// cpu
module cpu(clk, reset, s, load, in, out, N, V, Z, w);
    input clk, reset, s, load;
    input [15:0] in;
    output [15:0] out;
    output reg N, V, Z, w;
    parameter Swait = 4'b0000, Sdecode = 4'b0001, SgetA = 4'b0010, SgetB = 4'b0011, Swrite = 4'b0100, Srewrite = 4'b0101, Salu = 4'b0110, Sshift = 4'b0111, Sloadout = 4'b1000;
    wire [15:0] decoder_in;
    reg [1:0] op, shift;
    reg [15:0] sximm5, sximm8;
    reg [2:0] opcode, readnum, writenum;
    reg [3:0] state;
    reg [2:0] nsel;
    reg [1:0] vsel;
    reg loada, loadb, asel, bsel, loadc, loads, write;
    wire [2:0] Z_out;
    vDFFE #(16) Instruct_Reg(clk, load, in, decoder_in);
    always@(*) begin
        op = decoder_in[12:11];
        sximm5 = { {11{decoder_in[4]}}, decoder_in[4:0] };
        sximm8 = { {8{decoder_in[7]}}, decoder_in[7:0] };
        shift = decoder_in[4:3];
        opcode = decoder_in[15:13];
    end
    always@(*)begin
       case(nsel)
            3'b001: begin
                readnum = decoder_in[2:0];
                writenum = decoder_in[2:0];
            end  
            3'b010: begin
                readnum = decoder_in[7:5];
                writenum = decoder_in[7:5];
  ...
Settings: LEC_CHECK=0, ABC_AREA=1, CAP_MARGIN=20, CORE_MARGIN=2, CORE_UTILIZATION=72, CTS_CLUSTER_DIAMETER=292, CTS_CLUSTER_SIZE=10, PLACE_DENSITY_LB_ADDON=0.01, SETUP_SLACK_MARGIN=0.89, SLEW_MARGIN=20; clock period 3.01 ns.
run.sh (not shown) runs the stock make flow with config.mk's settings and CLKGATE_MAP_FILE=.
The baseline stopped in 5_1_grt.
Rerun with:
--- a/flow/config.mk
+++ b/flow/config.mk
@@ -11,5 +11,2 @@
-export CORE_UTILIZATION = 72
-export CTS_CLUSTER_DIAMETER = 292
-export CTS_CLUSTER_SIZE = 10
-export PLACE_DENSITY_LB_ADDON = 0.01
-export SETUP_SLACK_MARGIN = 0.89
+export CORE_UTILIZATION = 68
+export CTS_CLUSTER_SIZE = 74
==> flow/constraint.sdc (replaced) <==
create_clock -name core_clock -period 4.45 [get_ports {clk}]
set_input_delay 0.8900 -clock core_clock [delete_from_list [all_inputs] [get_ports {clk}]]
set_output_delay 0.8900 -clock core_clock [all_outputs]
set_load 0.01 [all_outputs]
Now the flow produced a clean layout.
Synthesized cell count stays the same.
Die area goes up by 5.7%.
Area after synthesis does not change.

## build 7
cpu again, from the RTL that the note above started with.
make LEC_CHECK=0 ABC_AREA=1 CAP_MARGIN=15 CORE_MARGIN=2 CORE_UTILIZATION=66 CTS_CLUSTER_DIAMETER=29 CTS_CLUSTER_SIZE=71 SETUP_SLACK_MARGIN=0.7 SLEW_MARGIN=20 finish   # period 2.85 ns
The layout from build 7, despite a flow that completed every stage, fails the layout checks, with the failing checks listed as setup timing.
Setup changes, build 7 to build 91
- SETUP_SLACK_MARGIN removed (was 0.7)
- CAP_MARGIN changed from 15 to 20
- CORE_UTILIZATION changed from 66 to 69
- CTS_CLUSTER_SIZE removed (was 71)
- CTS_CLUSTER_DIAMETER removed (was 29)
- ABC_AREA removed (was 1)
- the clock period (ns, I/O delays scaled along) changed from 2.85 to 4.9
Notes after the runs:
Looking at power share of the clock group, build 91 sits 6.1 points lower than build 7 does. Looking at post-detailed-route wirelength per cell across build 91 and build 7, the one that comes out lower is build 91. Of the two values seen for power group with the largest share, the clock network was produced by build 7 and registers by build 91. Looking at the reports, build 91 completed the entire flow and the layout it produced met the timing, DRC and antenna checks. Taking build 7 as the reference, in build 91 worst setup margin saw an increase; overall die area saw a decrease.
What build 89 does differently from build 91 at the input level:
- an added ABC_AREA of 1
- a change of CORE_UTILIZATION from 69 to 72
- a change of the clock period (ns, I/O delays scaled along) from 4.9 to 3.13
--- outcome ---
Build 89: all stages done; final checks FAILED (setup timing).
Floorplan utilization ends up lower on build 91.
Looking at synthesized cell count across build 91 and build 89, the one that comes out lower is build 91.
Post-route clock period utilization, build 91 and build 89: larger value in build 89
When build 89 is measured against build 91, its final total negative setup slack turns out 5.81 ns lower.
Diff build 91 -> build 89 | core utilization | increase of 13 points
Row net count of the finished layout: build 89 higher / build 91 lower
Looking at reg2reg setup slack, build 89 sits 1.03 ns below build 91.
What build 44 does differently from build 89 at the input level:
- CTS_CLUSTER_DIAMETER newly set to 292
- SETUP_SLACK_MARGIN newly set to 0.17
- PLACE_DENSITY_LB_ADDON newly set to 0.01
- CTS_CLUSTER_SIZE newly set to 10
- the clock period (ns, I/O delays scaled along) changed from 3.13 to 3.01
Notes after the runs:
Between build 89 and build 44, number of filler instances in the final layout decreased. Build 44 against build 89: power density over cell area higher; post-CTS resize count went down. Build 44: all stages done; final checks FAILED (setup timing). The sequential logic power in build 44 sits about 5% above the value recorded for build 89. Going from build 89 to build 44, stage delay of the slowest cell on the critical path neither gained nor lost much, final cell count without fillers picked up an extra 9, post-layout minimum cycle time picked up an extra 0.28 ns.
Here is what was changed in the inputs of build 42 compared with build 44.
- CTS_CLUSTER_SIZE now 72, was 10
- SETUP_SLACK_MARGIN now 0.73, was 0.17
- PLACE_DENSITY_LB_ADDON no longer set, was 0.01
- CTS_CLUSTER_DIAMETER now 45, was 292
- the clock period (ns, I/O delays scaled along) now 2.87, was 3.01
What ended build 42 was a tool error in global routing (5_1_grt); the run never finished. Diff build 44 -> build 42: area after detailed placement comparable, number of instances resized during post-cts repair now larger, setup slack at placement now smaller. Summary: with build 44 as the reference, TritonCTS buffer count in build 42 moved down by more than 10%. Synthesized cell count came out exactly the same in build 44 and build 42.
Changes in build 98 relative to build 42:
- clearing ABC_AREA, which used to be 1
- clearing CTS_CLUSTER_SIZE, which used to be 72
- clearing CTS_CLUSTER_DIAMETER, which used to be 45
- clearing SETUP_SLACK_MARGIN, which used to be 0.73
- swapping 2.87 for 4.95 in the clock period (ns, I/O delays scaled along)
Results
- Build 98 finished every stage and its layout cleared the timing, DRC and antenna checks.
- Diff build 42 and build 98: post-synthesis sequential area ratio higher in build 42
- Re total CTS buffers: build 42 and build 98 aren't equal, and the higher value belongs to build 98.
- Number of buffers inserted by post-CTS setup repair in build 98 vs build 42: down 28
- Per the comparison of build 98 with build 42, count of instances resized after the clock tree is built down 83; worst setup slack before clock tree synthesis up 1.18 ns; synthesized cell count down about 7%; estimated wirelength of the detail-placed design down about 9%.
- Delta(number of distinct library cell variants in the gate-level netlist after synthesis, build 98 - build 42) > 0
Power and IR drop assume default switching activity.
